==> inputs of try-indigo <==
==> flow/design.v (excerpt) <==
module axi_timer_averager #(
    parameter integer DEFAULT_SAMPLES_SERIE = 2,
    parameter integer S_AXI_LITE_DATA_WIDTH = 32  ,
    parameter integer S_AXI_LITE_ADDR_WIDTH = 32
) (
    input  logic                                 CLK               ,
    input  logic                                 RESETN            ,
    input  logic [    S_AXI_LITE_ADDR_WIDTH-1:0] S_AXI_LITE_AWADDR ,
    input  logic [                          2:0] S_AXI_LITE_AWPROT ,
    input  logic                                 S_AXI_LITE_AWVALID,
    output logic                                 S_AXI_LITE_AWREADY,
    input  logic [    S_AXI_LITE_DATA_WIDTH-1:0] S_AXI_LITE_WDATA  ,
    input  logic [(S_AXI_LITE_DATA_WIDTH/8)-1:0] S_AXI_LITE_WSTRB  ,
    input  logic                                 S_AXI_LITE_WVALID ,
    output logic                                 S_AXI_LITE_WREADY ,
    output logic [                          1:0] S_AXI_LITE_BRESP  ,
    output logic                                 S_AXI_LITE_BVALID ,
    input  logic                                 S_AXI_LITE_BREADY ,
    input  logic [    S_AXI_LITE_ADDR_WIDTH-1:0] S_AXI_LITE_ARADDR ,
    input  logic [                          2:0] S_AXI_LITE_ARPROT ,
    input  logic                                 S_AXI_LITE_ARVALID,
    output logic                                 S_AXI_LITE_ARREADY,
    output logic [    S_AXI_LITE_DATA_WIDTH-1:0] S_AXI_LITE_RDATA  ,
    output logic [                          1:0] S_AXI_LITE_RRESP  ,
    output logic                                 S_AXI_LITE_RVALID ,
    input  logic                                 S_AXI_LITE_RREADY ,
    output logic [                         31:0] MSMT_VALUE        ,
    output logic                                 MSMT_VALID        ,
    input  logic                                 INTR
);
make LEC_CHECK=0 ABC_AREA=1 CAP_MARGIN=5 CELL_PAD_IN_SITES_DETAIL_PLACEMENT=2 CELL_PAD_IN_SITES_GLOBAL_PLACEMENT=1 CORE_MARGIN=2 CORE_UTILIZATION=35 GPL_ROUTABILITY_DRIVEN=1 MAX_ROUTING_LAYER=met4 MIN_ROUTING_LAYER=met2 PLACE_DENSITY_LB_ADDON=0.13 SETUP_SLACK_MARGIN=-0.64 SLEW_MARGIN=10 finish   # period 8.0 ns
run.sh (not shown) runs the stock make flow with config.mk's settings and CLKGATE_MAP_FILE=.
==> try-violet (differences from try-indigo) <==
==> flow/config.mk (replaced) <==
export PLATFORM = sky130hd
export DESIGN_NAME = axi_timer_averager
export DESIGN_NICKNAME = axi_timer_averager
export VERILOG_FILES = /design/flow/design.v
export SDC_FILE = /design/flow/constraint.sdc
export NUM_CORES = 4
export LEC_CHECK = 0
export CAP_MARGIN = 20
export CELL_PAD_IN_SITES_DETAIL_PLACEMENT = 0
export CELL_PAD_IN_SITES_GLOBAL_PLACEMENT = 2
export CORE_MARGIN = 2
export CORE_UTILIZATION = 46
export GPL_ROUTABILITY_DRIVEN = 1
export SLEW_MARGIN = 20
==> flow/constraint.sdc (replaced) <==
create_clock -name core_clock -period 2.67 [get_ports {CLK}]
set_input_delay 0.5340 -clock core_clock [delete_from_list [all_inputs] [get_ports {CLK}]]
set_output_delay 0.5340 -clock core_clock [all_outputs]
set_load 0.01 [all_outputs]
==> notes <==
- try-indigo did not get past global routing on GRT-0116. try-violet produced a layout that fails on negative setup slack.
- Between try-indigo and try-violet, the lower synthesized cell count is in try-violet (gap about 50%, measured against try-violet).
- Area after synthesis: try-indigo is larger than try-violet (about 11%).
- Between try-violet and try-indigo, the lower die size is in try-violet (gap 31%, measured against try-indigo).
==> figures <==
Post-Synthesis Cell Area: try-violet 0.0284 sq mm; try-indigo 0.0315 sq mm
Cts bufs inserted: try-violet 48; try-indigo 50
# Post-CTS Setup Buffers: try-violet 20; try-indigo 0
Top area contributor share: try-violet 29.7%; try-indigo 26.7%
Distinct lib cells used: try-violet 94; try-indigo 51
Die height: try-violet 253 um; try-indigo 304 um
Total cells reported by yosys after synthesis: try-violet 3579; try-indigo 5365
CTS resizes: try-violet 43; try-indigo 0
Yosys-reported design area after synthesis: try-violet 0.0284 sq mm; try-indigo 0.0315 sq mm
Chip area: try-violet 0.0638 sq mm; try-indigo 0.0925 sq mm
Run status: try-violet complete, but fails checks; try-indigo did not finish
Last stage reached: try-violet -; try-indigo global routing
Layout check failures: try-violet negative setup slack; try-indigo -
Basic-gate share of the synthesized area counting and, or, nand and nor cells: try-violet 18.4%; try-indigo 34.2%
Placer Congestion: try-violet 0.960; try-indigo 1.15
Cell area after placement: try-violet 0.0341 sq mm; try-indigo 0.0335 sq mm
Chip width: try-violet 253 um; try-indigo 304 um
Yosys top cell by instances: try-violet nor2_1; try-indigo nand2_1
Adder share: try-violet 1.57%; try-indigo 1.41%
Post-placement setup slack: try-violet -0.441 ns; try-indigo 3.32 ns
Half-perimeter wire length of the detailed placement result: try-violet 98200 um; try-indigo 149000 um
Xor-xnor portion of the synthesized cell area: try-violet 2.80%; try-indigo 2.11%
Synth Instances: try-violet 3579; try-indigo 5365
Complex-gate fraction of the synthesized area: try-violet 34.6%; try-indigo 23.0%
